`flow/config.mk`:
```
export PLATFORM = sky130hd
export DESIGN_NAME = conv1_layer
export DESIGN_NICKNAME = conv1_layer
export VERILOG_FILES = /design/flow/design.v
export SDC_FILE = /design/flow/constraint.sdc
export NUM_CORES = 4
export LEC_CHECK = 0
export CAP_MARGIN = 20
export CORE_MARGIN = 2
export CORE_UTILIZATION = 19
export SLEW_MARGIN = 20
```
`flow/constraint.sdc`:
```
create_clock -name core_clock -period 5.51 [get_ports {clk}]
set_input_delay 1.1020 -clock core_clock [delete_from_list [all_inputs] [get_ports {clk}]]
set_output_delay 1.1020 -clock core_clock [all_outputs]
set_load 0.01 [all_outputs]
```
`flow/design.v`:
```
module conv1_buf #(
    parameter WIDTH     = 28,
    parameter HEIGHT    = 28,
    parameter DATA_BITS = 8
)(
    input                        clk,
    input                        rst_n,
    input                        valid_in,
    input  signed [DATA_BITS-1:0] data_in,
    output wire signed [DATA_BITS-1:0] data_out_0,  data_out_1,  data_out_2,  data_out_3,  data_out_4,
    output wire signed [DATA_BITS-1:0] data_out_5,  data_out_6,  data_out_7,  data_out_8,  data_out_9,
    output wire signed [DATA_BITS-1:0] data_out_10, data_out_11, data_out_12, data_out_13, data_out_14,
    output wire signed [DATA_BITS-1:0] data_out_15, data_out_16, data_out_17, data_out_18, data_out_19,
    output wire signed [DATA_BITS-1:0] data_out_20, data_out_21, data_out_22, data_out_23, data_out_24,
    output reg                   valid_out_buf
);
    reg [DATA_BITS-1:0] line1_regs [0:WIDTH-1];
    reg [DATA_BITS-1:0] line2_regs [0:WIDTH-1];
    reg [DATA_BITS-1:0] line3_regs [0:WIDTH-1];
    reg [DATA_BITS-1:0] line4_regs [0:WIDTH-1];
    reg [DATA_BITS-1:0] s0[0:4], s1[0:4], s2[0:4], s3[0:4], s4[0:4];
    reg [$clog2(WIDTH)-1:0]  col_cnt;
    reg [$clog2(HEIGHT)-1:0] row_cnt;
    integer i;
    always @(posedge clk) begin
        if (!rst_n) begin
            col_cnt <= 0;
            row_cnt <= 0;
            valid_out_buf <= 0; 
            for (i = 0; i < 5; i = i + 1) begin
                s0[i] <= 0; s1[i] <= 0; s2[i] <= 0; s3[i] <= 0; s4[i] <= 0;
            end
        end else if (valid_in) begin
            line4_regs[col_cnt] <= line3_regs[col_cnt];
            line3_regs[col_cnt] <= line2_regs[col_cnt];
            line2_regs[col_cnt] <= line1_regs[col_cnt];
            line1_regs[col_cnt] <= data_in;
            s4[0] <= line4_regs[col_cnt]; s4[1] <= s4[0]; s4[2] <= s4[1]; s4[3] <= s4[2]; s4[4] <= s4[3];
            s3[0] <= line3_regs[col_cnt]; s3[1] <= s3[0]; s3[2] <= s3[1]; s3[3] <= s3[2]; s3[4] <= s3[3];
            s2[0] <= line2_regs[col_cnt]; s2[1] <= s2[0]; s2[2] <= s2[1]; s2[3] <= s2[2]; s2[4] <= s2[3];
            s1[0] <= line1_regs[col_cnt]; s1[1] <= s1[0]; s1[2] <= s1[1]; s1[3] <= s1[2]; s1[4] <= s1[3];
            s0[0] <= data_in;             s0[1] <= s0[0]; s0[2] <= s0[1]; s0[3] <= s0[2]; s0[4] <= s0[3];
            if (col_cnt == WIDTH - 1) begin
                col_cnt <= 0;
                if (row_cnt == HEIGHT - 1) row_cnt <= 0;
                else row_cnt <= row_cnt + 1;
            end else begin
                col_cnt <= col_cnt + 1;
            end
            valid_out_buf <= (row_cnt >= 4) && (col_cnt >= 4 && col_cnt <= 27);
        end else begin
            valid_out_buf <= 1'b0;
        end
    end
    assign {data_out_0,  data_out_1,  data_out_2,  data_out_3,  data_out_4}  = {s4[4],s4[3],s4[2],s4[1],s4[0]};
    assign {data_out_5,  data_out_6,  data_out_7,  data_out_8,  data_out_9}  = {s3[4],s3[3],s3[2],s3[1],s3[0]};
    assign {data_out_10, data_out_11, data_out_12, data_out_13, data_out_14} = {s2[4],s2[3],s2[2],s2[1],s2[0]};
    assign {data_out_15, data_out_16, data_out_17, data_out_18, data_out_19} = {s1[4],s1[3],s1[2],s1[1],s1[0]};
    assign {data_out_20, data_out_21, data_out_22, data_out_23, data_out_24} = {s0[4],s0[3],s0[2],s0[1],s0[0]};
endmodule
module conv1_calc (
    input                       clk,
    input                       rst_n,
    input                       valid_out_buf,
    input    signed   [7:0]           data_out_0, data_out_1, data_out_2, data_out_3, data_out_4,
                                data_out_5, data_out_6, data_out_7, data_out_8, data_out_9,
                                data_out_10, data_out_11, data_out_12, data_out_13, data_out_14,
                                data_out_15, data_out_16, data_out_17, data_out_18, data_out_19,
                                data_out_20, data_out_21, data_out_22, data_out_23, data_out_24,
    output reg  signed [11:0]          conv_out_1, conv_out_2, conv_out_3,
    output reg                  valid_out_calc
);
    localparam P_STAGES = 7;  
       wire signed [7:0] b1 = 8'sh88;
       wire signed [7:0] b2 = 8'sh00;
       wire signed [7:0] b3 = 8'sh00;
    function signed [7:0] get_w1(input [4:0] addr);
        case(addr)
            5'd00: get_w1 = 8'sh00; 5'd01: get_w1 = 8'shcd; 5'd02: get_w1 = 8'shf9; 5'd03: get_w1 = 8'shef; 5'd04: get_w1 = 8'sh07; 
            5'd05: get_w1 = 8'sh43; 5'd06: get_w1 = 8'shef; 5'd07: get_w1 = 8'shdd; 5'd08: get_w1 = 8'shee; 5'd09: get_w1 = 8'sh13; 
            5'd10: get_w1 = 8'sh31; 5'd11: get_w1 = 8'sh38; 5'd12: get_w1 = 8'sh34; 5'd13: get_w1 = 8'sh19; 5'd14: get_w1 = 8'shfe; 
            5'd15: get_w1 = 8'sh11; 5'd16: get_w1 = 8'sh0c; 5'd17: get_w1 = 8'shfe; 5'd18: get_w1 = 8'shc8; 5'd19: get_w1 = 8'shb3; 
            5'd20: get_w1 = 8'shf0; 5'd21: get_w1 = 8'she1; 5'd22: get_w1 = 8'sh10; 5'd23: get_w1 = 8'sh3c; 5'd24: get_w1 = 8'sh7f; 
            default: get_w1 = 8'sh00;
        endcase
    endfunction
    function signed [7:0] get_w2(input [4:0] addr);
        case(addr)
            5'd00: get_w2 = 8'sh1e; 5'd01: get_w2 = 8'sh26; 5'd02: get_w2 = 8'sh24; 5'd03: get_w2 = 8'sh2e; 5'd04: get_w2 = 8'she6; 
            5'd05: get_w2 = 8'sh1b; 5'd06: get_w2 = 8'she2; 5'd07: get_w2 = 8'sh01; 5'd08: get_w2 = 8'sh21; 5'd09: get_w2 = 8'sh01; 
            5'd10: get_w2 = 8'sh2b; 5'd11: get_w2 = 8'shff; 5'd12: get_w2 = 8'sh15; 5'd13: get_w2 = 8'sh04; 5'd14: get_w2 = 8'sh0d; 
            5'd15: get_w2 = 8'sh0f; 5'd16: get_w2 = 8'she5; 5'd17: get_w2 = 8'she9; 5'd18: get_w2 = 8'shde; 5'd19: get_w2 = 8'sh2d; 
            5'd20: get_w2 = 8'shef; 5'd21: get_w2 = 8'shf2; 5'd22: get_w2 = 8'sh00; 5'd23: get_w2 = 8'sh13; 5'd24: get_w2 = 8'sh19; 
            default: get_w2 = 8'sh00;
        endcase
    endfunction
    function signed [7:0] get_w3(input [4:0] addr);
        case(addr)
            5'd00: get_w3 = 8'sh1f; 5'd01: get_w3 = 8'sh2f; 5'd02: get_w3 = 8'sh1e; 5'd03: get_w3 = 8'sh19; 5'd04: get_w3 = 8'sh17; 
            5'd05: get_w3 = 8'sh08; 5'd06: get_w3 = 8'sh03; 5'd07: get_w3 = 8'shfa; 5'd08: get_w3 = 8'sh0e; 5'd09: get_w3 = 8'sh28; 
            5'd10: get_w3 = 8'shbb; 5'd11: get_w3 = 8'sh35; 5'd12: get_w3 = 8'sh3f; 5'd13: get_w3 = 8'sh36; 5'd14: get_w3 = 8'sh05; 
            5'd15: get_w3 = 8'shc6; 5'd16: get_w3 = 8'shd5; 5'd17: get_w3 = 8'sh04; 5'd18: get_w3 = 8'shfb; 5'd19: get_w3 = 8'shea; 
            5'd20: get_w3 = 8'sh85; 5'd21: get_w3 = 8'sh80; 5'd22: get_w3 = 8'sh80; 5'd23: get_w3 = 8'sh80; 5'd24: get_w3 = 8'sh80; 
            default: get_w3 = 8'sh00;
        endcase
    endfunction
    reg [7:0] p_s0 [0:24]; 
    reg signed [15:0] product1_s1[0:24], product2_s1[0:24], product3_s1[0:24];
    reg signed [17:0] sum1_s2[0:12], sum2_s2[0:12], sum3_s2[0:12];
    reg signed [17:0] sum1_s3[0:6],  sum2_s3[0:6],  sum3_s3[0:6];
    reg signed [17:0] sum1_s4[0:3],  sum2_s4[0:3],  sum3_s4[0:3];
    reg signed [17:0] sum1_s5[0:1],  sum2_s5[0:1],  sum3_s5[0:1];
    reg signed [18:0] sum1_s6, sum2_s6, sum3_s6;
    reg [P_STAGES-1:0] valid_pipe;
    integer i;  
    always @(posedge clk) begin
        if (!rst_n) begin
            valid_pipe <= 0;
            valid_out_calc <= 0;
            conv_out_1 <= 0;
            conv_out_2 <= 0;
            conv_out_3 <= 0;
            for (i=0; i<25; i=i+1) begin p_s0[i] <= 0; product1_s1[i] <= 0; product2_s1[i] <= 0; product3_s1[i] <= 0; end
            for (i=0; i<13; i=i+1) begin sum1_s2[i] <= 0; sum2_s2[i] <= 0; sum3_s2[i] <= 0; end
            for (i=0; i<7; i=i+1)  begin sum1_s3[i] <= 0; sum2_s3[i] <= 0; sum3_s3[i] <= 0; end
            for (i=0; i<4; i=i+1)  begin sum1_s4[i] <= 0; sum2_s4[i] <= 0; sum3_s4[i] <= 0; end
            for (i=0; i<2; i=i+1)  begin sum1_s5[i] <= 0; sum2_s5[i] <= 0; sum3_s5[i] <= 0; end
            sum1_s6 <= 0; sum2_s6 <= 0; sum3_s6 <= 0;
        end else begin
            valid_pipe <= {valid_pipe[P_STAGES-2:0], valid_out_buf};
            valid_out_calc <= valid_pipe[P_STAGES-1];
            if (valid_out_buf) begin
                p_s0[0] <= data_out_0; p_s0[1] <= data_out_1; p_s0[2] <= data_out_2; p_s0[3] <= data_out_3; p_s0[4] <= data_out_4;
                p_s0[5] <= data_out_5; p_s0[6] <= data_out_6; p_s0[7] <= data_out_7; p_s0[8] <= data_out_8; p_s0[9] <= data_out_9;
                p_s0[10] <= data_out_10; p_s0[11] <= data_out_11; p_s0[12] <= data_out_12; p_s0[13] <= data_out_13; p_s0[14] <= data_out_14;
                p_s0[15] <= data_out_15; p_s0[16] <= data_out_16; p_s0[17] <= data_out_17; p_s0[18] <= data_out_18; p_s0[19] <= data_out_19;
                p_s0[20] <= data_out_20; p_s0[21] <= data_out_21; p_s0[22] <= data_out_22; p_s0[23] <= data_out_23; p_s0[24] <= data_out_24;
            end
            for (i = 0; i < 25; i = i + 1) begin
                product1_s1[i] <= $signed(p_s0[i]) * get_w1(i);
                product2_s1[i] <= $signed(p_s0[i]) * get_w2(i);
                product3_s1[i] <= $signed(p_s0[i]) * get_w3(i);
            end
            for (i = 0; i < 12; i = i + 1) begin
                sum1_s2[i] <= product1_s1[2*i] + product1_s1[2*i+1];
                sum2_s2[i] <= product2_s1[2*i] + product2_s1[2*i+1];
                sum3_s2[i] <= product3_s1[2*i] + product3_s1[2*i+1];
            end
            sum1_s2[12] <= product1_s1[24]; sum2_s2[12] <= product2_s1[24]; sum3_s2[12] <= product3_s1[24];
            for (i = 0; i < 6; i = i + 1) begin
                sum1_s3[i] <= sum1_s2[2*i] + sum1_s2[2*i+1];
                sum2_s3[i] <= sum2_s2[2*i] + sum2_s2[2*i+1];
                sum3_s3[i] <= sum3_s2[2*i] + sum3_s2[2*i+1];
            end
            sum1_s3[6] <= sum1_s2[12]; sum2_s3[6] <= sum2_s2[12]; sum3_s3[6] <= sum3_s2[12];
            sum1_s4[0] <= sum1_s3[0] + sum1_s3[1]; sum1_s4[1] <= sum1_s3[2] + sum1_s3[3]; sum1_s4[2] <= sum1_s3[4] + sum1_s3[5]; sum1_s4[3] <= sum1_s3[6];
            sum2_s4[0] <= sum2_s3[0] + sum2_s3[1]; sum2_s4[1] <= sum2_s3[2] + sum2_s3[3]; sum2_s4[2] <= sum2_s3[4] + sum2_s3[5]; sum2_s4[3] <= sum2_s3[6];
            sum3_s4[0] <= sum3_s3[0] + sum3_s3[1]; sum3_s4[1] <= sum3_s3[2] + sum3_s3[3]; sum3_s4[2] <= sum3_s3[4] + sum3_s3[5]; sum3_s4[3] <= sum3_s3[6];
            sum1_s5[0] <= sum1_s4[0] + sum1_s4[1]; sum1_s5[1] <= sum1_s4[2] + sum1_s4[3];
            sum2_s5[0] <= sum2_s4[0] + sum2_s4[1]; sum2_s5[1] <= sum2_s4[2] + sum2_s4[3];
            sum3_s5[0] <= sum3_s4[0] + sum3_s4[1]; sum3_s5[1] <= sum3_s4[2] + sum3_s4[3];
            sum1_s6 <= sum1_s5[0] + sum1_s5[1];
            sum2_s6 <= sum2_s5[0] + sum2_s5[1];
            sum3_s6 <= sum3_s5[0] + sum3_s5[1];
            if (valid_pipe[P_STAGES-1]) begin
                conv_out_1 <= ($signed(sum1_s6) >>> 7) + b1;
                conv_out_2 <= ($signed(sum2_s6) >>> 7) + b2;
                conv_out_3 <= ($signed(sum3_s6) >>> 7) + b3;
            end 
        end
    end
endmodule
 module conv1_layer (
   input clk,
   input rst_n,
   input valid_in,
   input signed [7:0] data_in,
   output signed [11:0] conv_out_1, conv_out_2, conv_out_3,
   output valid_out_conv
 );
 wire signed [7:0] data_out_0, data_out_1, data_out_2, data_out_3, data_out_4,
  data_out_5, data_out_6, data_out_7, data_out_8, data_out_9,
  data_out_10, data_out_11, data_out_12, data_out_13, data_out_14,
  data_out_15, data_out_16, data_out_17, data_out_18, data_out_19,
  data_out_20, data_out_21, data_out_22, data_out_23, data_out_24;
 wire valid_out_buf;
 conv1_buf #(.WIDTH(28), .HEIGHT(28), .DATA_BITS(8)) conv1_buf(
   .clk(clk),
   .rst_n(rst_n),
   .valid_in(valid_in),
   .data_in(data_in),
   .data_out_0(data_out_0),
   .data_out_1(data_out_1),
   .data_out_2(data_out_2),
   .data_out_3(data_out_3),
   .data_out_4(data_out_4),
   .data_out_5(data_out_5),
   .data_out_6(data_out_6),
   .data_out_7(data_out_7),
   .data_out_8(data_out_8),
   .data_out_9(data_out_9),
   .data_out_10(data_out_10),
   .data_out_11(data_out_11),
   .data_out_12(data_out_12),
   .data_out_13(data_out_13),
   .data_out_14(data_out_14),
   .data_out_15(data_out_15),
   .data_out_16(data_out_16),
   .data_out_17(data_out_17),
   .data_out_18(data_out_18),
   .data_out_19(data_out_19),
   .data_out_20(data_out_20),
   .data_out_21(data_out_21),
   .data_out_22(data_out_22),
   .data_out_23(data_out_23),
   .data_out_24(data_out_24),
   .valid_out_buf(valid_out_buf)
 );
 conv1_calc conv1_calc(
   .clk(clk),
   .rst_n(rst_n),
   .valid_out_buf(valid_out_buf),
   .data_out_0(data_out_0),
   .data_out_1(data_out_1),
   .data_out_2(data_out_2),
   .data_out_3(data_out_3),
   .data_out_4(data_out_4),
   .data_out_5(data_out_5),
   .data_out_6(data_out_6),
   .data_out_7(data_out_7),
   .data_out_8(data_out_8),
   .data_out_9(data_out_9),
   .data_out_10(data_out_10),
   .data_out_11(data_out_11),
   .data_out_12(data_out_12),
   .data_out_13(data_out_13),
   .data_out_14(data_out_14),
   .data_out_15(data_out_15),
   .data_out_16(data_out_16),
   .data_out_17(data_out_17),
   .data_out_18(data_out_18),
   .data_out_19(data_out_19),
   .data_out_20(data_out_20),
   .data_out_21(data_out_21),
   .data_out_22(data_out_22),
   .data_out_23(data_out_23),
   .data_out_24(data_out_24),
   .conv_out_1(conv_out_1),
   .conv_out_2(conv_out_2),
   .conv_out_3(conv_out_3),
   .valid_out_calc(valid_out_conv)
 );
 endmodule
```
`flow/run.sh`:
```
#!/bin/bash
# the make line also repeats each setting of config.mk as NAME=value (left out here)
make -C /OpenROAD-flow-scripts/flow DESIGN_CONFIG=/design/flow/config.mk WORK_HOME=/design/flow/orfs CLKGATE_MAP_FILE= finish
```
==> results of run 1 <==
-- routing by layer --
| metal | vias to the layer above | part of all wire [%] | global-route usage [%] |
|---|---|---|---|
| met5 | - | 0.011 | 0 |
| met4 | 8 | 3.0 | 2.66 |
| met3 | 698 | 4.6 | 1.19 |
| met2 | 2631 | 46 | 16.1 |
| met1 | 62296 | 46 | 12.8 |
| li1 | 63100 | - | - |
-- through the flow --
stage / setup slack (ns) / utilization, % / hold WS [ns]
4_1_cts: 0.597 / 22.1 / 0.351
6_report: 0.595 / 22.1 / 0.356
3_5_place_dp: 0.684 / 20.7 / 0.417
5_1_grt: 0.150 / 22.1 / 0.362
2_1_floorplan: 0.426 / - / 0.412
3_3_place_gp: 0.636 / 20.7 / 0.416
-- cell type report --
| cell class | count | area [µm²] |
|---|---|---|
| sequential | 3536 | 79800 |
| multi-input combinational | 12626 | 105000 |
| inverter | 1580 | 5940 |
| fill | 107785 | 785000 |
| tap | 13356 | 16700 |
| timing repair buffer | 182 | 1810 |
| clock buffer | 518 | 10900 |
| antenna | 23 | 57.6 |
| clock inverter | 200 | 2690 |
==> summary.txt, run 1 <==
flow finished, numbers: status=complete, no violations, area grow syn2layout=15.9%, Crit path largest cell delay=0.61 ns, FF-to-FF setup slack=approximately 0.60 ns, most used cell, CP=inv_1, Clk Latency, worst-skew pair=between 1 and 1.5 ns, stage-log warning count=around 230, Die Ht=roughly 1000 µm, # H-tree levels=5, total global-route track usage=about a tenth, vias in the first global route=129382, worst vdd ir=roughly 0.0003 V, Flops after synth=between 3000 and 4000, non-filler cells, final=approximately 32000, Setup crit end kind=flop, Clock Power Share=roughly 49%, Total Power=between 50000 and 60000 µW, synth cell count leaders=2640 x dfxtp_1, 2361 x ha_1, 2263 x nor2_1, first-pass GRT wire length=771000 µm, CP top delay family=adder cells, crit path cell chain=inv_1 -> ha_1 -> fa_1 -> inv_1 -> fa_1 -> inv_1 -> fa_1 -> inv_1 -> ha_1 -> a2111oi_2 -> nor3_1 -> a2111oi_2 -> a21oi_1 -> xnor2_1 -> nor2_1, setup_tns=0 ns, worst hold stages=2, ys cells=around 18000, Clock group=around 27000 µW, EDFF count, synth=896, Slowest-stage cell, CP=dfxtp_1, # Max-Cap Violations=0, Final nets=~21000, initial core utilization=19.0%, crit path kind=flop to flop, worst setup path endpoint=conv1_calc.product3_s1[10][15], Synth Seq Share=about two fifths, max-slew violations=0, Detail Route Antenna Nets=0, clk slew on worst S/H paths=~0.06 ns, RR Endpoint=conv1_calc.product3_s1[10][15], DRC Markers=0, Placed Area=roughly 210000 µm², most numerous cell in the Yosys netlist=dfxtp_1, RR Startpoint=conv1_calc.p_s0[10][6], R2R cell count=15, initial antenna violation count=35, Root Driver=clkbuf_16, sw power=12400 µW, Avg WL per Cell=15.8 µm, WP buf/inv=4, cts bufs inserted=roughly 390, post-synthesis cell area=around 190000 µm², IO Port Bufs=47, DP Cell Count=around 31000, Adder Area Share=21.6%, PostCTS Resize Cnt=0, synth warn=23, FMAX=approximately 200 MHz, combinational group power=approximately 1300 µW, startpoint types=flop, yosys simple share=between 10% and 20%, mux share=around 5.4%, Largest logic family=adder cells, Mapped Cells=roughly 18000, min-delay src=conv1_calc.sum3_s6[7], CTS tree=done, post-synth top area share=approximately 28%, FFs w/ async S/R, synth=0%, unrepaired setup endpoints after global routing=no, cycle use final=around nine tenths, Mapped Nets=21182, post-route cell area=roughly 220000 µm², Worst Max-Slew Pin Slew=~1.2 ns, Sw Ratio=22.3%, Site Rows=between 300 and 400, fin crit period=between 4 and 5 ns, clock skew=0.109 ns, Post-Syn Area per Cell=~11 µm², cell internal pwr=~43000 µW, CP arrival=about 5.8 ns, CTS max path bufs=4, yosys xor share=under 10%, CP required=approximately 6.3 ns, Setup Buffers After CTS=0, Min-Delay Endpoint=conv1_calc.conv_out_3[0], grt total ovfl=0, synthesis area per yosys=around 190000 µm², WP depth=15, HP Class=flop to flop, combinational share of power=2.3%, drt first pass iters=6, Vias=around 130k, post-synthesis compound-gate area fraction=10.1%, routability cong.=between 0.8 and 0.9, Die ar.=1020000 µm², Unique cell types=between 80 and 90, initial DRC count=8274, Post-CTS Hold Buffers=0, final-report setup violation count=0, post-synth top area cell=dfxtp_1, WL final=just over 500000 µm, largest net degree at the start of global routing=roughly 170, CTS sink count=between 3000 and 4000, CORE AREA=slightly above 1000000 µm², HPWL after DPL=approximately 380000 µm, Pwr top=clock, Critical Path Start=conv1_calc.p_s0[10][6], PwrDens=250 nW/µm², Vias/cell=slightly above 4, final hold violations=0, io pins=approximately 48, Slew Limit Headroom=20.2%, sequential share of power=roughly 49%, Seq group=26900 µW, highest fanout seen on the critical path=10, P_leak=0.0957 µW, die width=1010 µm, Top FF cell, synth=dfxtp_1, top cells by area, synth=dfxtp_1 28%, ha_1 15%, edfxtp_1 14%
==> inputs of run 2 (changes only) <==
- ABC_AREA: not set -> 1
- CAP_MARGIN: 20 -> 5
- CELL_PAD_IN_SITES_GLOBAL_PLACEMENT: not set -> 2
- CORE_ASPECT_RATIO: not set -> 0.77
- CORE_MARGIN: 2 -> 6
- CORE_UTILIZATION: 19 -> 59
- CTS_CLUSTER_DIAMETER: not set -> 385
- HOLD_SLACK_MARGIN: not set -> 0.06
- MAX_ROUTING_LAYER: not set -> met5
- MIN_ROUTING_LAYER: not set -> met1
- PLACE_DENSITY: not set -> 0.81
- SLEW_MARGIN: 20 -> 35
- clock period: 5.51 -> 4.97 ns (I/O delays scaled with it)
==> run 2 against run 1 <==
  * Synthesized cell count up 45%
  * The flow now stops in global placement without I/O (3_1_place_gp_skip_io)
  * Synthesized area up 8.5%
  * Die area down 64%
==> summary.txt, run 2 <==
run results: Mapped Cells=26333 (+45%), synthesis area per yosys=208000 µm² (+8.5%), initial core utilization=59.6% (+41 points), ys cells=26333 (+45%), post-synth top area cell=dfxtp_1, synth cell count leaders=5195 x nand2_1, 3801 x inv_1, 2846 x nor2_1, Adder Area Share=19.9% (-1.7 points), error msg=[ERROR GPL-0301] Utilization 110.578 % exceeds 100%., Die ar.=367000 µm² (-64%), Site Rows=190 (-49%), Mapped Nets=29298 (+38%), yosys simple share=19.5% (+7.7 points), Synth Seq Share=38.3% (-3.3 points), synth warn=23 (unchanged), status=did not finish, failing step=global placement without I/O (3_1_place_gp_skip_io), post-synthesis cell area=208000 µm² (+8.5%), Die Ht=533 µm (-47%), Top FF cell, synth=dfxtp_1, Largest logic family=adder cells, post-synth top area share=25.4% (-2.2 points), die width=689 µm (-32%), most numerous cell in the Yosys netlist=nand2_1, yosys xor share=0.930% (-4.5 points), CORE AREA=349000 µm² (-65%), Unique cell types=51 (-43%), Post-Syn Area per Cell=7.91 µm² (-25%), top cells by area, synth=dfxtp_1 25%, ha_1 14%, edfxtp_1 13%, EDFF count, synth=896 (unchanged), Flops after synth=3536 (unchanged), post-synthesis compound-gate area fraction=13.2% (+3.2 points), FFs w/ async S/R, synth=0% (unchanged), mux share=0.0144% (-5.4 points)
==> inputs of run 3 (changes only) <==
- CAP_MARGIN: 5 -> 15
- CELL_PAD_IN_SITES_GLOBAL_PLACEMENT: 2 -> not set
- CORE_ASPECT_RATIO: 0.77 -> not set
- CORE_MARGIN: 6 -> 2
- CORE_UTILIZATION: 59 -> 70
- MAX_ROUTING_LAYER: met5 -> not set
- PLACE_DENSITY: 0.81 -> not set
- PLACE_DENSITY_LB_ADDON: not set -> 0.2
- SETUP_SLACK_MARGIN: not set -> 0.68
- SLEW_MARGIN: 35 -> 25
- TNS_END_PERCENT: not set -> 75
- clock period: 4.97 -> 2.57 ns (I/O delays scaled with it)
==> run 3 against run 2 <==
  * Synthesized cell count stayed put
  * Synthesized area did not move
  * Die area down 18%
  * The flow stops in global routing (5_1_grt)
==> summary.txt, run 3 <==
run results: IO Port Bufs=roughly 47, Mapped Nets=29298 (unchanged), FFs w/ async S/R, synth=0% (unchanged), CTS sink count=roughly 3500, # H-tree levels=5, total global-route track usage=58.5%, HPWL after DPL=approximately 470000 µm, status=did not finish, yosys simple share=19.5% (unchanged), DP Cell Count=31474, CORE AREA=297000 µm² (-15%), error msg=[ERROR GRT-0232] Routing congestion too high. Check the congestion heatmap in the GUI., post-synth top area share=25.4% (unchanged), most numerous cell in the Yosys netlist=nand2_1, Adder Area Share=19.9% (unchanged), CTS max path bufs=4, synth cell count leaders=5195 x nand2_1, 3801 x inv_1, 2846 x nor2_1, post-synth top area cell=dfxtp_1, post-synthesis compound-gate area fraction=13.2% (unchanged), initial core utilization=70.2% (+11 points), Top FF cell, synth=dfxtp_1, io pins=approximately 48, failing step=global routing (5_1_grt), post-synthesis cell area=208000 µm² (unchanged), ys cells=26333 (unchanged), Unique cell types=51 (unchanged), pre-CTS setup slack=-1.05 ns, die width=549 µm (-20%), grt total ovfl=24, Die ar.=302000 µm² (-18%), yosys xor share=0.930% (unchanged), cts bufs inserted=around 360, mux share=0.0144% (unchanged), Site Rows=200 (+5.3%), Root Driver=clkbuf_16, Largest logic family=adder cells, Die Ht=549 µm (+3.0%), routability cong.=1.00, Mapped Cells=26333 (unchanged), synthesis area per yosys=208000 µm² (unchanged), Flops after synth=3536 (unchanged), top cells by area, synth=dfxtp_1 25%, ha_1 14%, edfxtp_1 13%, Post-Syn Area per Cell=7.91 µm² (unchanged), EDFF count, synth=896 (unchanged), synth warn=23 (unchanged), Placed Area=around 230000 µm², Synth Seq Share=38.3% (unchanged)
[run 3: repair_timing]
action / CTS
hold endpoints to repair: 5
pin swaps: 810
hold buffers: 2
setup endpoints to repair: 2672
resized: 1635
buffers inserted: 168
[run 3: metrics by stage]
stage | TNS (ns) | total power [µW] | hold slack [ns]
after CTS | -143.34 | 118000 | 0.133
after detailed placement | -170.43 | 63200 | 0.400
after global placement | -146.92 | 63000 | 0.392
after floorplan | -85.26 | 61400 | 0.390
[run 3: layer usage]
metal | global-route usage [%] | overflow
met5 | 17.9 | 0
met4 | 50.0 | 8
met1 | 62.9 | 0
met3 | 33.5 | 14
met2 | 80.3 | 2
==> inputs of run 4 (changes only) <==
- ABC_AREA: 1 -> not set
- CAP_MARGIN: 15 -> 40
- CELL_PAD_IN_SITES_DETAIL_PLACEMENT: not set -> 1
- CELL_PAD_IN_SITES_GLOBAL_PLACEMENT: not set -> 3
- CORE_UTILIZATION: 70 -> 40
- CTS_CLUSTER_DIAMETER: 385 -> not set
- GPL_ROUTABILITY_DRIVEN: not set -> 0
- HOLD_SLACK_MARGIN: 0.06 -> not set
- MAX_ROUTING_LAYER: not set -> met4
- MIN_ROUTING_LAYER: met1 -> not set
- PLACE_DENSITY_LB_ADDON: 0.2 -> 0.28
- SETUP_SLACK_MARGIN: 0.68 -> not set
- SLEW_MARGIN: 25 -> 20
- TNS_END_PERCENT: 75 -> not set
- clock period: 2.57 -> 5.0 ns (I/O delays scaled with it)
==> run 4 against run 3 <==
  * Now clean on timing, DRC and antenna
  * Synthesized cell count is 31% lower
  * Synthesized area down 7.9%
  * Die area rose by 61%
==> summary.txt, run 4 <==
flow finished, numbers: P_leak=approximately 0.097 µW, Final nets=~21000, CP required=5.87 ns, Root Driver=clkbuf_16, initial antenna violation count=62, EDFF count, synth=896 (unchanged), drt first pass iters=5, largest net degree at the start of global routing=about 120, Worst Max-Slew Pin Slew=0.906 ns, WP buf/inv=4, DR top layer=met4, Unique cell types=89 (+75%), most used cell, CP=inv_1, Min-Delay Endpoint=conv1_calc.sum2_s2[12][9], post-synth top area cell=dfxtp_1, FMAX=about 220 MHz, top cells by area, synth=dfxtp_1 28%, ha_1 15%, edfxtp_1 14%, yosys simple share=11.8% (-7.7 points), HP Class=flop to flop, clk slew on worst S/H paths=around 0.06 ns, DR WL met2=about 260000 µm, initial DRC count=approximately 6400, wl on met1=roughly 270000 µm, cts bufs inserted=397 (+10%), final-report setup violation count=0, io pins=48 (unchanged), cell internal pwr=a little under 50000 µW, WP depth=17, cycle use final=between 90% and 100%, PostCTS Resize Cnt=0 (-100%), FFs w/ async S/R, synth=0% (unchanged), most numerous cell in the Yosys netlist=dfxtp_1, FF-to-FF setup slack=0.39 ns, # H-tree levels=5 (unchanged), Crit path largest cell delay=~0.56 ns, initial core utilization=40.1% (-30 points), Setup crit end kind=flop, setup_tns=0 ns, Flops after synth=3536 (unchanged), RR Startpoint=conv1_calc.p_s0[6][2], synth warn=23 (unchanged), stage-log warning count=210, sw power=roughly 14000 µW, PwrDens=288 nW/µm², worst setup path endpoint=conv1_calc.product1_s1[6][14], post-synthesis compound-gate area fraction=10.1% (-3.2 points), Vias/cell=approximately 5.1, fin crit period=around 4.6 ns, RR Endpoint=conv1_calc.product1_s1[6][14], unrepaired setup endpoints after global routing=no, Sw Ratio=a little over a fifth, ys cells=18217 (-31%), DRC Markers=0, CTS max path bufs=4 (unchanged), Site Rows=254 (+27%), area grow syn2layout=12.2%, Vias=approximately 130k, worst vdd ir=approximately 0.00053 V, R2R cell count=17, CORE AREA=478000 µm² (+61%), Synth Seq Share=41.6% (+3.3 points), sequential share of power=between 40% and 50%, Mapped Cells=18217 (-31%), Pwr top=clock, yosys xor share=5.47% (+4.5 points), Avg WL per Cell=about 22 µm, Seq group=between 20000 and 30000 µW, Top FF cell, synth=dfxtp_1, Clock group=approximately 31000 µW, die width=697 µm (+27%), highest fanout seen on the critical path=5, Post-CTS Hold Buffers=0 (-2), Post-Syn Area per Cell=10.5 µm² (+33%), Adder Area Share=21.6% (+1.7 points), Slowest-stage cell, CP=fa_1, min-delay src=conv1_calc.product2_s1[24][9], synthesis area per yosys=192000 µm² (-7.9%), Largest logic family=adder cells, CTS sink count=3536 (unchanged), Slew Limit Headroom=39.1%, HPWL after DPL=427000 µm (-9.6%), combinational share of power=approximately 2.5%, startpoint types=flop, synth cell count leaders=2640 x dfxtp_1, 2361 x ha_1, 2263 x nor2_1, CP top delay family=adder cells, Die ar.=485000 µm² (+61%), Total Power=about 62000 µW, IO Port Bufs=47 (unchanged), # Max-Cap Violations=0, post-synth top area share=27.5% (+2.2 points), Clock Power Share=between 40% and 50%, clock skew=between 0.03 and 0.04 ns, setup slack after layout=around 0.39 ns, final hold violations=0, first-pass GRT wire length=849000 µm, worst hold stages=1, post-synthesis cell area=192000 µm² (-7.9%), crit path cell chain=inv_1 -> fa_1 -> inv_1 -> ha_1 -> fa_1 -> inv_1 -> fa_1 -> inv_1 -> ha_1 -> a21o_1 -> a21oi_1 -> o21ai_0 -> a2111oi_1 -> nor3_1 -> a31oi_1 -> xnor2_1 -> nor2_1, CP arrival=between 5 and 6 ns, status=complete, no violations, pre-CTS setup slack=0.383 ns (+1.44 ns), wire length on met3=16400 µm, Die Ht=697 µm (+27%), mux share=5.43% (+5.4 points), vias in the first global route=roughly 140k, crit path kind=flop to flop, WL final=~560000 µm, Clk Latency, worst-skew pair=a little under 1 ns, Detail Route Antenna Nets=0, Mapped Nets=21182 (-28%), grt total ovfl=0, max-slew violations=0, CTS tree=done, combinational group power=1560 µW, total global-route track usage=23.4%, Critical Path Start=conv1_calc.p_s0[6][2], Setup Buffers After CTS=0 (-100%)
-- run 4: per-stage QoR --
stage / instances / utilization [%] / hold WS (ns) / area [µm²]
4_1_cts: 25161 / 45.0 / 0.388 / 215000
6_report: 25187 / 45.0 / 0.417 / 215000
5_1_grt: 25179 / 45.0 / 0.421 / 215000
3_3_place_gp: 24407 / 42.0 / 0.414 / 201000
2_1_floorplan: 18217 / - / 0.412 / 192000
3_5_place_dp: 24435 / 42.1 / 0.419 / 201000
-- run 4: layout make-up --
| type | count | area, µm² |
|---|---|---|
| clock buffer | 538 | 11300 |
| sequential | 3536 | 79800 |
| timing repair buffer | 308 | 3230 |
| multi-input combinational | 12626 | 105000 |
| fill | 52176 | 263000 |
| tap | 6400 | 8010 |
| inverter | 1580 | 5940 |
| antenna | 11 | 27.5 |
| clock inverter | 188 | 2410 |
-- run 4: routing by layer --
layer	global-route usage, %	up-vias
li1	-	63230
met1	32.0	63964
met2	37.8	1588
met4	5.07	0
met3	2.01	706
met5	-	-
==> inputs of run 5 (changes only) <==
- CAP_MARGIN: 40 -> 20
- CELL_PAD_IN_SITES_GLOBAL_PLACEMENT: 3 -> not set
- MAX_ROUTING_LAYER: met4 -> not set
- PLACE_DENSITY_LB_ADDON: 0.28 -> not set
==> run 5 against run 4 <==
  * Still clean
  * Critical path depth fell by 1
  * Flip-flop count did not move
  * Clock power fell by 3%
  * Via count rose by 2.0%
  * Final area fell by 0.56%
  * Critical path type unchanged
==> summary.txt, run 5 <==
flow finished, numbers: minimum hold slack=0.404 ns (-0.0130 ns), register area=79800 µm² (unchanged), Crit path largest cell delay=0.57 ns (about the same), Setup crit end kind=flop, PwrDens=285 nW/µm² (-1.1%), fillcell total=52367 (+0.37%), pre-CTS setup slack=0.362 ns (-0.0211 ns), Min-Delay Endpoint=conv1_calc.product1_s1[5][3], Clock Power Share=48.9% (-0.6 points), CP arrival=5.54 ns (+0.05 ns), sw power=13600 µW (-0.33%), top cells by area, synth=dfxtp_1 28%, ha_1 15%, edfxtp_1 14%, RR Startpoint=conv1_calc.p_s0[3][5], Die ar.=485000 µm² (unchanged), area grow syn2layout=11.5%, Final nets=21323 (-0.42%), Detail Route Antenna Nets=0 (unchanged), FF-to-FF setup slack=0.34 ns (-0.05 ns), grt total ovfl=0 (unchanged), Critical Path Start=conv1_calc.p_s0[3][5], IO Port Bufs=47 (unchanged), initial DRC count=7214 (+13%), Slowest-stage cell, CP=fa_1, Seq group=29700 µW (about the same), Clk Latency, worst-skew pair=1.02 ns (+0.04 ns), highest fanout seen on the critical path=8 (+3), Slew Limit Headroom=24.9% (-14 points), first-pass GRT wire length=836000 µm (-1.5%), Unique cell types=89 (unchanged), worst setup path endpoint=conv1_calc.product1_s1[3][14], Top FF cell, synth=dfxtp_1, post-synth top area cell=dfxtp_1, largest net degree at the start of global routing=115 (-6.5%), Synth Seq Share=41.6% (unchanged), PostCTS Resize Cnt=0 (unchanged), fin crit period=4.66 ns (+0.0476 ns), # H-tree levels=5 (unchanged), crit path kind=flop to flop, post-synthesis compound-gate area fraction=10.1% (unchanged), most used cell, CP=inv_1, setup_tns=0 ns (unchanged), die width=697 µm (unchanged), yosys simple share=11.8% (unchanged), WL final=543000 µm (-2.2%), cts bufs inserted=380 (-4.3%), DP Cell Count=24376 (-0.24%), Vias=132141 (+2.0%), combinational group power=1420 µW (-9%), CTS sink count=3536 (unchanged), cycle use final=93.2% (+0.95 points), Clock group=29800 µW (-3%), CP required=5.88 ns (about the same), crit path cell chain=inv_1 -> fa_1 -> inv_1 -> fa_1 -> inv_1 -> fa_1 -> inv_1 -> ha_1 -> ha_1 -> a21oi_1 -> o21ai_0 -> a2111oi_0 -> nor3_1 -> a31oi_1 -> xnor2_1 -> and2_1, R2R cell count=16 (-1), Largest logic family=adder cells, stage-log warning count=219 (+4.3%), unrepaired setup endpoints after global routing=no, initial core utilization=40.1% (unchanged), io pins=48 (unchanged), P_leak=0.0958 µW (-0.77%), logic area=105000 µm² (about the same), vias in the first global route=140642 (+3.1%), final hold violations=0 (unchanged), non-filler cells, final=25082 (-0.42%), drt first pass iters=5 (unchanged), worst hold stages=2 (+1), # Max-Cap Violations=0 (unchanged), synth cell count leaders=2640 x dfxtp_1, 2361 x ha_1, 2263 x nor2_1, max-slew violations=0 (unchanged), Post-CTS Hold Buffers=0 (unchanged), EDFF count, synth=896 (unchanged), startpoint types=flop, initial antenna violation count=26 (-58%), HPWL after DPL=410000 µm (-3.9%), Worst Max-Slew Pin Slew=1.13 ns (+0.221 ns), total global-route track usage=22.1% (-1.3 points), yosys xor share=5.47% (unchanged), CORE AREA=478000 µm² (unchanged), CTS max path bufs=4 (unchanged), Pwr top=clock, FFs w/ async S/R, synth=0% (unchanged), Die Ht=697 µm (unchanged), Sw Ratio=22.3% (+0.31 points), Mapped Cells=18217 (unchanged), most numerous cell in the Yosys netlist=dfxtp_1, RR Endpoint=conv1_calc.product1_s1[3][14], Setup Buffers After CTS=0 (unchanged), cell internal pwr=47300 µW (-2.1%), sequential share of power=48.8% (+0.9 points), CP top delay family=adder cells, setup slack after layout=0.341 ns (-0.0476 ns), HP Class=input pin to flop, FMAX=215 MHz (-1.0%), synth warn=23 (unchanged), post-synth top area share=27.5% (unchanged), status=complete, no violations, Flops after synth=3536 (unchanged), final-report setup violation count=0 (unchanged), combinational share of power=2.3% (-0.2 points), CTS tree=done, synthesis area per yosys=192000 µm² (unchanged), WP buf/inv=4 (unchanged), clk slew on worst S/H paths=0.06 ns (about the same), mux share=5.43% (unchanged), Mapped Nets=21182 (unchanged), DRC Markers=0 (unchanged), Root Driver=clkbuf_16, ys cells=18217 (unchanged), worst vdd ir=0.000295 V (-44%), WP depth=16 (-1), post-synthesis cell area=192000 µm² (unchanged), clock skew=0.0969 ns (+0.0598 ns), min-delay src=rst_n, Avg WL per Cell=21.7 µm (-1.8%), Adder Area Share=21.6% (unchanged), Site Rows=254 (unchanged), Vias/cell=5.27 (+2.5%), Post-Syn Area per Cell=10.5 µm² (unchanged)
run 5: per-stage QoR:
stage          instance area, µm²  power (µW)  util [%]
3_3_place_gp               201000       31700      42.0
6_report                   214000       60900      44.8
3_5_place_dp               201000       31800      42.0
5_1_grt                    214000       62700      44.8
2_1_floorplan              192000       31200         -
4_1_cts                    214000       61400      44.8
run 5: final cells by class:
cell class,count,area share (%)
flip-flops and latches,3536,37.3
repair buffers,234,1.20
multi-input cells,12626,48.8
clock buffers,497,4.91
clock inverters,204,1.25
inverters,1580,2.78
diodes,5,0.00585
well taps,6400,3.74
run 5: per-layer routing:
metal  vias up  GRT usage [%]  part of all wire, %
met5         -              0               0.0098
met4         8           8.12                  4.1
met3       817           2.20                  3.8
met2      2266           37.9                   48
met1     65993           28.8                   44
li1      63057              -                    -
==> inputs of run 6 (changes only) <==
- ABC_AREA: not set -> 1
- CAP_MARGIN: 20 -> 10
- CELL_PAD_IN_SITES_DETAIL_PLACEMENT: 1 -> not set
- CORE_UTILIZATION: 40 -> 69
- CTS_CLUSTER_DIAMETER: not set -> 354
- CTS_CLUSTER_SIZE: not set -> 58
- GPL_ROUTABILITY_DRIVEN: 0 -> not set
- HOLD_SLACK_MARGIN: not set -> 0.29
- MIN_ROUTING_LAYER: not set -> met1
- SETUP_SLACK_MARGIN: not set -> 0.5
- SLEW_MARGIN: 20 -> 25
- clock period: 5.0 -> 1.86 ns (I/O delays scaled with it)
==> run 6 against run 5 <==
  * The flow now stops in global routing (5_1_grt)
  * Synthesized area rose by 8.5%
  * Synthesized cell count is 45% higher
  * Die area fell by 37%
==> summary.txt, run 6 <==
run results: Root Driver=clkbuf_16, synthesis area per yosys=208000 µm² (+8.5%), grt total ovfl=approximately 57, Adder Area Share=19.9% (-1.7 points), Die Ht=553 µm (-21%), synth cell count leaders=5195 x nand2_1, 3801 x inv_1, 2846 x nor2_1, Site Rows=201 (-21%), CORE AREA=300000 µm² (-37%), die width=553 µm (-21%), yosys simple share=19.5% (+7.7 points), Synth Seq Share=38.3% (-3.3 points), initial core utilization=69.4% (+29 points), pre-CTS setup slack=-1.81 ns (-2.17 ns), Die ar.=306000 µm² (-37%), top cells by area, synth=dfxtp_1 25%, ha_1 14%, edfxtp_1 13%, most numerous cell in the Yosys netlist=nand2_1, total global-route track usage=about 56%, FFs w/ async S/R, synth=0% (unchanged), post-synth top area share=25.4% (-2.2 points), post-synthesis cell area=208000 µm² (+8.5%), Flops after synth=3536 (unchanged), post-synth top area cell=dfxtp_1, yosys xor share=0.930% (-4.5 points), io pins=48 (unchanged), Largest logic family=adder cells, ys cells=26333 (+45%), # H-tree levels=3 (-2), IO Port Bufs=47 (unchanged), Top FF cell, synth=dfxtp_1, failing step=global routing (5_1_grt), routability cong.=roughly 1.0, error msg=[ERROR GRT-0232] Routing congestion too high. Check the congestion heatmap in the GUI., CTS sink count=3536 (unchanged), post-synthesis compound-gate area fraction=13.2% (+3.2 points), EDFF count, synth=896 (unchanged), DP Cell Count=32735 (+34%), status=did not finish, synth warn=23 (unchanged), Mapped Cells=26333 (+45%), cts bufs inserted=74 (-81%), Mapped Nets=29298 (+38%), Unique cell types=51 (-43%), mux share=0.0144% (-5.4 points), Post-Syn Area per Cell=7.91 µm² (-25%), CTS max path bufs=4 (unchanged), HPWL after DPL=519000 µm (+27%)
[run 6: what timing repair did]
action	CTS
gates cloned	0
hold endpoints to repair	1669
endpoints found under the setup margin	3553
setup buffers	131
hold buffers	12
pin swaps	560
resized	974
[run 6: routing by layer]
metal / GRT usage [%] / GRT overflow
met5: 15.1 / 0
met4: 42.5 / 22
met3: 30.9 / 4
met1: 62.5 / 1
met2: 77.1 / 30
[run 6: per-stage QoR]
step / hold slack [ns] / area (µm²) / power, µW
CTS: 0.309 / 248000 / 116000
floorplan: 0.390 / 213000 / 84900
global placement: 0.392 / 241000 / 87700
detailed placement: 0.396 / 241000 / 88100
==> inputs of run 7 (changes only) <==
- CAP_MARGIN: 10 -> 15
- CELL_PAD_IN_SITES_GLOBAL_PLACEMENT: not set -> 2
- CORE_ASPECT_RATIO: not set -> 0.58
- CORE_UTILIZATION: 69 -> 27
- CTS_CLUSTER_DIAMETER: 354 -> not set
- CTS_CLUSTER_SIZE: 58 -> 16
- GPL_ROUTABILITY_DRIVEN: not set -> 0
- HOLD_SLACK_MARGIN: 0.29 -> not set
- MIN_ROUTING_LAYER: met1 -> not set
- PLACE_DENSITY_LB_ADDON: not set -> 0.24
- SETUP_SLACK_MARGIN: 0.5 -> not set
- SLEW_MARGIN: 25 -> 10
- clock period: 1.86 -> 3.46 ns (I/O delays scaled with it)
==> run 7 against run 6 <==
  * The layout now fails its checks (setup timing)
  * Die area went up to 2.5 times the previous value
  * Synthesized cell count unchanged
  * Synthesized area unchanged
==> summary.txt, run 7 <==
flow finished, numbers: worst vdd ir=0.000419 V, max-slew violations=0, vias in the first global route=~170k, area grow syn2layout=18.1%, WP buf/inv=5, clk slew on worst S/H paths=approximately 0.070 ns, Sw Ratio=24.2%, cycle use final=107%, ys cells=26333 (unchanged), total global-route track usage=between 10% and 20%, Adder Area Share=19.9% (unchanged), clock skew=approximately 0.096 ns, yosys simple share=19.5% (unchanged), Vias/cell=4.63, final hold violations=0, combinational share of power=under 10%, initial antenna violation count=121, cts bufs inserted=400 (+440%), sequential share of power=46.8%, post-synth top area cell=dfxtp_1, final-report setup violation count=25, Synth Seq Share=38.3% (unchanged), worst hold stages=2, synthesis area per yosys=208000 µm² (unchanged), top cells by area, synth=dfxtp_1 25%, ha_1 14%, edfxtp_1 13%, post-layout util=between 30% and 40%, Top FF cell, synth=dfxtp_1, startpoint types=flop, register area=between 70000 and 80000 µm², FFs w/ async S/R, synth=0% (unchanged), Seq group=~43000 µW, P_leak=about 0.12 µW, setup slack after layout=-0.231 ns, Flops after synth=3536 (unchanged), crit path kind=flop to flop, Root Driver=clkbuf_16, EDFF count, synth=896 (unchanged), synth cell count leaders=5195 x nand2_1, 3801 x inv_1, 2846 x nor2_1, cell internal pwr=69700 µW, Unique cell types=51 (unchanged), Die Ht=673 µm (+22%), CP required=4.43 ns, WP depth=17, io pins=48 (unchanged), Min-Delay Endpoint=conv1_calc.sum1_s2[0][11], Crit path largest cell delay=0.55 ns, Site Rows=245 (+22%), stage-log warning count=about 220, DRC Markers=0, Largest logic family=adder cells, Total Power=roughly 92000 µW, grt total ovfl=0, R2R cell count=17, sw power=22300 µW, Clock Power Share=between 40 and 50%, post-synth top area share=25.4% (unchanged), Clk Latency, worst-skew pair=1.09 ns, Post-Syn Area per Cell=7.91 µm² (unchanged), post-route cell area=~250000 µm², Mapped Nets=29298 (unchanged), Avg WL per Cell=between 20 and 25 µm, highest fanout seen on the critical path=5, Pwr top=clock, # Max-Cap Violations=0, non-filler cells, final=37967, unrepaired setup endpoints after global routing=yes, min-delay src=conv1_calc.product1_s1[1][11], RR Startpoint=conv1_calc.p_s0[24][7], Worst Max-Slew Pin Slew=1.14 ns, IO Port Bufs=47 (unchanged), CTS sink count=3536 (unchanged), HP Class=flop to flop, Final nets=between 30000 and 40000, largest net degree at the start of global routing=around 140, post-synthesis cell area=208000 µm² (unchanged), logic area=roughly 120000 µm², FMAX=271 MHz, worst setup path endpoint=conv1_calc.product1_s1[24][12], CP top delay family=adder cells, yosys xor share=0.930% (unchanged), Slowest-stage cell, CP=fa_1, PwrDens=374 nW/µm², mux share=0.0144% (unchanged), post-synthesis compound-gate area fraction=13.2% (unchanged), most numerous cell in the Yosys netlist=nand2_1, crit path cell chain=clkinv_8 -> ha_4 -> xnor2_4 -> fa_1 -> inv_2 -> fa_1 -> inv_2 -> fa_1 -> inv_2 -> ha_4 -> nand2_4 -> buf_6 -> nor2_4 -> nand3_2 -> nand3_2 -> o21ai_1 -> a21oi_1, Placed Area=228000 µm² (-5.4%), CTS max path bufs=5 (+1), Critical Path Start=conv1_calc.p_s0[24][7], Detail Route Antenna Nets=0, initial core utilization=27.1% (-42 points), Setup crit end kind=flop, # H-tree levels=5 (+2), fin crit period=3.69 ns, initial DRC count=between 10000 and 15000, HPWL after DPL=618000 µm (+19%), CTS tree=done, FF-to-FF setup slack=-0.23 ns, Mapped Cells=26333 (unchanged), Vias=between 150k and 200k, CORE AREA=768000 µm² (+160%), drt first pass iters=8, Die ar.=778000 µm² (+150%), RR Endpoint=conv1_calc.product1_s1[24][12], combinational group power=3350 µW, status=complete, but fails checks, CP arrival=about 4.7 ns, DP Cell Count=37024 (+13%), Clock group=45700 µW, Slew Limit Headroom=about 24%, minimum hold slack=~0.41 ns, die width=1160 µm (+110%), WL final=between 700000 and 800000 µm, Layout Check Fails=setup timing, fillcell total=a little over 80000, synth warn=23 (unchanged), first-pass GRT wire length=around 1200000 µm
==> run 7: metal layers <==
layer	wire length, µm	part of all wire (%)	GRT usage, %
met1	460000	58	34.4
met2	269000	34	24.1
met3	47800	6.1	3.67
met4	9920	1.3	2.58
met5	133	0.017	0
==> run 7: cell type report <==
type                    instances  area share, %
diodes                        157          0.160
clock buffers                 489           4.45
clock inverters               218           1.07
inverters                    3819           5.87
multi-input cells           18391           46.8
flip-flops and latches       3536           32.5
well taps                   10250           5.22
repair buffers               1107           3.93
==> run 7: per-stage QoR <==
| stage | TNS [ns] | worst slack [ns] |
|---|---|---|
| after global placement | -8.89 | -0.359 |
| after CTS | -2.93 | -0.248 |
| after detailed placement | -8.58 | -0.331 |
| after global routing | -8.77 | -0.408 |
| final | -2.64 | -0.231 |
| after floorplan | -0.287 | -0.0890 |
==> run 7: timing repair <==
action / 4_1_cts / 5_1_grt
gates resized: 262 / 526
pin swaps: 146 / 229
buffers inserted: 29 / 52
endpoints found under the setup margin: 82 / 170
endpoints found under the hold margin: 3 / 0
hold buffers: 2 / 0
==> inputs of run 8 (changes only) <==
- ABC_AREA: 1 -> not set
- CAP_MARGIN: 15 -> 20
- CORE_ASPECT_RATIO: 0.58 -> 0.71
- CORE_MARGIN: 2 -> 6
- CORE_UTILIZATION: 27 -> 37
- CTS_CLUSTER_SIZE: 16 -> not set
- GPL_ROUTABILITY_DRIVEN: 0 -> not set
- PLACE_DENSITY_LB_ADDON: 0.24 -> not set
- SLEW_MARGIN: 10 -> 20
- TNS_END_PERCENT: not set -> 80
- clock period: 3.46 -> 6.29 ns (I/O delays scaled with it)
==> run 8 against run 7 <==
  * Register-to-register slack improved by 1.7 ns
  * Setup slack improved by 1.7 ns
  * Now clean on timing, DRC and antenna
  * Largest cell class unchanged
  * Worst hold slack improved by 0.014 ns
  * Synthesized cell count fell by 31%
  * Sequential power fell by 45%
==> summary.txt, run 8 <==
flow finished, numbers: status=complete, no violations, Mapped Nets=21182 (-28%), CORE AREA=516000 µm² (-33%), Clock Power Share=49.0% (-0.6 points), final hold violations=0 (unchanged), cell internal pwr=37600 µW (-46%), Slowest-stage cell, CP=dfxtp_1, initial antenna violation count=88 (-27%), Synth Seq Share=41.6% (+3.3 points), vias in the first global route=126539 (-24%), Die Ht=619 µm (-8.0%), pre-CTS setup slack=1.44 ns (+1.77 ns), CP required=7.10 ns (+2.67 ns), Avg WL per Cell=22.8 µm (+10%), Slew Limit Headroom=23.5% (-0.53 points), P_leak=0.0955 µW (-19%), Clock group=23800 µW (-48%), non-filler cells, final=25474 (-33%), yosys xor share=5.47% (+4.5 points), Vias=125788 (-28%), wl on met1=320000 µm (-31%), # H-tree levels=5 (unchanged), yosys simple share=11.8% (-7.7 points), Post-Syn Area per Cell=10.5 µm² (+33%), Worst Max-Slew Pin Slew=1.15 ns (+0.00919 ns), top cells by area, synth=dfxtp_1 28%, ha_1 15%, edfxtp_1 14%, total global-route track usage=21.4% (+1.6 points), logic area=105000 µm² (-9.1%), Crit path largest cell delay=0.62 ns (+0.07 ns), cts bufs inserted=380 (-5.0%), fillcell total=50180 (-39%), largest net degree at the start of global routing=184 (+34%), Seq group=23600 µW (-45%), Adder Area Share=21.6% (+1.7 points), worst setup path endpoint=conv1_calc.product3_s1[10][15], CTS tree=done, Post-CTS Hold Buffers=0 (-2), clock skew=0.0636 ns (-0.0321 ns), mux share=5.43% (+5.4 points), Unique cell types=89 (+75%), Die ar.=536000 µm² (-31%), PostCTS Resize Cnt=0 (-100%), HPWL after DPL=449000 µm (-27%), area grow syn2layout=11.5%, post-synthesis compound-gate area fraction=10.1% (-3.2 points), RR Endpoint=conv1_calc.product3_s1[10][15], post-layout util=41.5% (+9.5 points), Detail Route Antenna Nets=0 (unchanged), Pwr top=clock, post-synth top area share=27.5% (+2.2 points), Sw Ratio=22.6% (-1.7 points), final-report setup violation count=0 (-100%), synth cell count leaders=2640 x dfxtp_1, 2361 x ha_1, 2263 x nor2_1, FF-to-FF setup slack=1.42 ns (+1.66 ns), combinational share of power=2.3% (-1.3 points), Flops after synth=3536 (unchanged), fin crit period=4.87 ns (+1.17 ns), FMAX=206 MHz (-24%), WP buf/inv=4 (-1), ys cells=18217 (-31%), EDFF count, synth=896 (unchanged), worst hold stages=1 (-1), # Max-Cap Violations=0 (unchanged), register area=79800 µm² (-0.21%), Setup crit end kind=flop, CP top delay family=adder cells, io pins=48 (unchanged), Site Rows=222 (-9.4%), sequential share of power=48.6% (+1.8 points), synth warn=23 (unchanged), Top FF cell, synth=dfxtp_1, die width=867 µm (-25%), cycle use final=77.4% (-29 points), initial DRC count=8196 (-43%), crit path kind=flop to flop, CP arrival=5.67 ns (+1.01 ns), setup slack after layout=1.42 ns (+1.66 ns), CTS max path bufs=4 (-1), HP Class=flop to flop, RR Startpoint=conv1_calc.p_s0[10][6], Setup Buffers After CTS=0 (-100%), worst vdd ir=0.000230 V (-45%), setup_tns=0 ns (+2.64 ns), PwrDens=227 nW/µm² (-39%), routability cong.=approximately 0.8, Vias/cell=4.94 (+6.6%), min-delay src=conv1_calc.sum1_s2[12][5], DR top layer=met5, DRC Markers=0 (unchanged), wire length on met3=28800 µm (-40%), FFs w/ async S/R, synth=0% (unchanged), most used cell, CP=inv_1, DP Cell Count=24751 (-33%), IO Port Bufs=47 (unchanged), post-synth top area cell=dfxtp_1, WL final=582000 µm (-26%), drt first pass iters=5 (-3), highest fanout seen on the critical path=10 (+5), CTS sink count=3536 (unchanged), Largest logic family=adder cells, synthesis area per yosys=192000 µm² (-7.9%), first-pass GRT wire length=863000 µm (-26%), Critical Path Start=conv1_calc.p_s0[10][6], initial core utilization=37.2% (+10 points), R2R cell count=15 (-2), max-slew violations=0 (unchanged), clk slew on worst S/H paths=0.06 ns (about the same), most numerous cell in the Yosys netlist=dfxtp_1, stage-log warning count=234 (+6.8%), startpoint types=flop, Min-Delay Endpoint=conv1_calc.sum1_s3[6][5], Clk Latency, worst-skew pair=1.01 ns (-0.08 ns), Mapped Cells=18217 (-31%), unrepaired setup endpoints after global routing=no, DR WL met2=224000 µm (-17%), WP depth=15 (-2), combinational group power=1130 µW (-66%), crit path cell chain=inv_1 -> ha_1 -> fa_1 -> inv_1 -> fa_1 -> inv_1 -> fa_1 -> inv_1 -> ha_1 -> a2111oi_2 -> nor3_1 -> a2111oi_2 -> a21oi_1 -> xnor2_1 -> nor2_1, post-synthesis cell area=192000 µm² (-7.9%), Final nets=21268 (-30%), sw power=11000 µW (-51%), grt total ovfl=0 (unchanged), Root Driver=clkbuf_16
run 8: through the flow:
step,power [µW],hold WS [ns],area [µm²]
after floorplan,24800,0.412,192000
after global placement,25300,0.413,201000
after detailed placement,25300,0.418,201000
after CTS,49400,0.416,214000
after global routing,50300,0.435,214000
final,48600,0.424,214000
run 8: cell type report:
| class | instances | share of cell area, % |
|---|---|---|
| diodes | 15 | 0.0176 |
| clock buffers | 506 | 4.97 |
| clock inverters | 200 | 1.21 |
| inverters | 1580 | 2.78 |
| multi-input cells | 12626 | 48.9 |
| flip-flops and latches | 3536 | 37.3 |
| well taps | 6832 | 4.00 |
| repair buffers | 179 | 0.837 |
run 8: metal layers:
layer / vias to the layer above / global-route usage (%)
met5: - / 0
met4: 18 / 3.43
met3: 537 / 3.55
met2: 1931 / 29.4
met1: 60230 / 34.7
li1: 63072 / -
==> inputs of run 9 (changes only) <==
- CELL_PAD_IN_SITES_GLOBAL_PLACEMENT: 2 -> not set
- CORE_ASPECT_RATIO: 0.71 -> not set
- CORE_MARGIN: 6 -> 2
- CORE_UTILIZATION: 37 -> 40
- TNS_END_PERCENT: 80 -> not set
- clock period: 6.29 -> 5.0 ns (I/O delays scaled with it)
==> run 9 against run 8 <==
  * Clock skew is 0.0057 ns higher
  * Critical path type unchanged
  * Utilization is 3.3 points higher
  * Critical path depth is 2 higher
  * Largest cell class unchanged
  * Die area is 9.5% lower
  * Synthesized area stayed put
==> summary.txt, run 9 <==
flow finished, numbers: synth warn=23 (unchanged), yosys simple share=11.8% (unchanged), CTS sink count=3536 (unchanged), most numerous cell in the Yosys netlist=dfxtp_1, clock skew=0.0693 ns (+0.00572 ns), startpoint types=flop, WL final=495000 µm (-15%), Vias=127280 (+1.2%), Worst Max-Slew Pin Slew=1.04 ns (-0.109 ns), most used cell, CP=inv_1, top cells by area, synth=dfxtp_1 28%, ha_1 15%, edfxtp_1 14%, initial DRC count=7542 (-8.0%), area grow syn2layout=11.5% (about the same), post-synth top area share=27.5% (unchanged), setup slack after layout=0.446 ns (-0.978 ns), Site Rows=254 (+14%), Slowest-stage cell, CP=fa_1, Die ar.=485000 µm² (-9.5%), CORE AREA=478000 µm² (-7.3%), drt first pass iters=6 (+1), Mapped Nets=21182 (unchanged), WP buf/inv=4 (unchanged), crit path cell chain=inv_1 -> fa_1 -> inv_1 -> ha_1 -> fa_1 -> inv_1 -> fa_1 -> inv_1 -> ha_1 -> a21o_1 -> a21oi_1 -> o21ai_0 -> a2111oi_1 -> nor3_1 -> a31oi_1 -> xnor2_1 -> nor2_1, fillcell total=45114 (-10%), first-pass GRT wire length=756000 µm (-12%), clk slew on worst S/H paths=0.06 ns (about the same), io pins=48 (unchanged), highest fanout seen on the critical path=5 (-5), worst hold stages=2 (+1), CTS max path bufs=4 (unchanged), Pwr top=sequential cells, vias in the first global route=125415 (-0.89%), # Max-Cap Violations=0 (unchanged), logic area=105000 µm² (about the same), # H-tree levels=5 (unchanged), cycle use final=91.1% (+14 points), FMAX=220 MHz (+6.8%), Critical Path Start=conv1_calc.p_s0[6][2], Total Power=60400 µW (+24%), crit path kind=flop to flop, max-slew violations=0 (unchanged), post-layout util=44.8% (+3.3 points), setup_tns=0 ns (unchanged), worst vdd ir=0.000301 V (+31%), stage-log warning count=220 (-6.0%), HP Class=input pin to flop, final-report setup violation count=0 (unchanged), cell internal pwr=47200 µW (+25%), Detail Route Antenna Nets=0 (unchanged), routability cong.=0.877 (+7.2%), unrepaired setup endpoints after global routing=no, CP arrival=5.35 ns (-0.32 ns), die width=697 µm (-20%), register area=79800 µm² (unchanged), Slew Limit Headroom=30.7% (+7.2 points), sequential share of power=49.2% (+0.6 points), HPWL after DPL=376000 µm (-16%), Min-Delay Endpoint=conv1_calc.product1_s1[5][4], post-synthesis cell area=192000 µm² (unchanged), fin crit period=4.55 ns (-0.312 ns), Sw Ratio=21.9% (-0.70 points), FF-to-FF setup slack=0.45 ns (-0.98 ns), Synth Seq Share=41.6% (unchanged), Post-Syn Area per Cell=10.5 µm² (unchanged), largest net degree at the start of global routing=146 (-21%), total global-route track usage=20.1% (-1.3 points), FFs w/ async S/R, synth=0% (unchanged), status=complete, no violations, Setup crit end kind=flop, combinational share of power=2.3% (about the same), synthesis area per yosys=192000 µm² (unchanged), RR Endpoint=conv1_calc.product1_s1[6][14], initial antenna violation count=25 (-72%), minimum hold slack=0.416 ns (-0.00813 ns), Crit path largest cell delay=0.55 ns (-0.07 ns), RR Startpoint=conv1_calc.p_s0[6][2], Mapped Cells=18217 (unchanged), Clock group=29300 µW (+23%), Clk Latency, worst-skew pair=1.00 ns (about the same), min-delay src=rst_n, Unique cell types=89 (unchanged), Flops after synth=3536 (unchanged), CTS tree=done, Die Ht=697 µm (+13%), DRC Markers=0 (unchanged), Adder Area Share=21.6% (unchanged), Largest logic family=adder cells, grt total ovfl=0 (unchanged), Top FF cell, synth=dfxtp_1, WP depth=17 (+2), CP top delay family=adder cells, cts bufs inserted=380 (unchanged), Seq group=29700 µW (+26%), yosys xor share=5.47% (unchanged), post-synthesis compound-gate area fraction=10.1% (unchanged), post-synth top area cell=dfxtp_1, Final nets=21317 (+0.23%), Vias/cell=5.07 (+2.8%), final hold violations=0 (unchanged), P_leak=0.0958 µW (+0.30%), synth cell count leaders=2640 x dfxtp_1, 2361 x ha_1, 2263 x nor2_1, CP required=5.80 ns (-1.30 ns), sw power=13200 µW (+20%), Clock Power Share=48.5% (-0.5 points), R2R cell count=17 (+2), mux share=5.43% (unchanged), Avg WL per Cell=19.7 µm (-14%), ys cells=18217 (unchanged), Setup Buffers After CTS=0 (unchanged), pre-CTS setup slack=0.401 ns (-1.04 ns), worst setup path endpoint=conv1_calc.product1_s1[6][14], Root Driver=clkbuf_16, EDFF count, synth=896 (unchanged), PwrDens=282 nW/µm² (+24%), IO Port Bufs=47 (unchanged), initial core utilization=40.1% (+2.9 points), combinational group power=1390 µW (+23%)
[run 9: routing by layer]
| layer | up-vias | global-route usage [%] | share of wire [%] |
|---|---|---|---|
| li1 | 63149 | - | - |
| met1 | 61454 | 27.7 | 47 |
| met2 | 2105 | 33.6 | 47 |
| met3 | 568 | 1.87 | 3.6 |
| met4 | 4 | 5.27 | 2.7 |
| met5 | - | 0 | 0.0048 |
[run 9: stage by stage]
step           area [µm²]  cells
3_5_place_dp       201000  24370
6_report           214000  25084
3_3_place_gp       201000  24370
2_1_floorplan      192000  18217
4_1_cts            214000  25077
5_1_grt            214000  25078
[run 9: cell type report]
class	instances	area share [%]
repair buffers	228	1.20
well taps	6400	3.74
clock buffers	506	4.98
flip-flops and latches	3536	37.3
multi-input cells	12626	48.9
clock inverters	201	1.14
inverters	1580	2.78
diodes	7	0.00819
[run 9: repair_timing]
item | CTS | global route
setup endpoints to repair | 0 | 2
hold buffers | 0 | 0
gates resized | 0 | 2
Power is estimated from default activity; no workload was simulated.
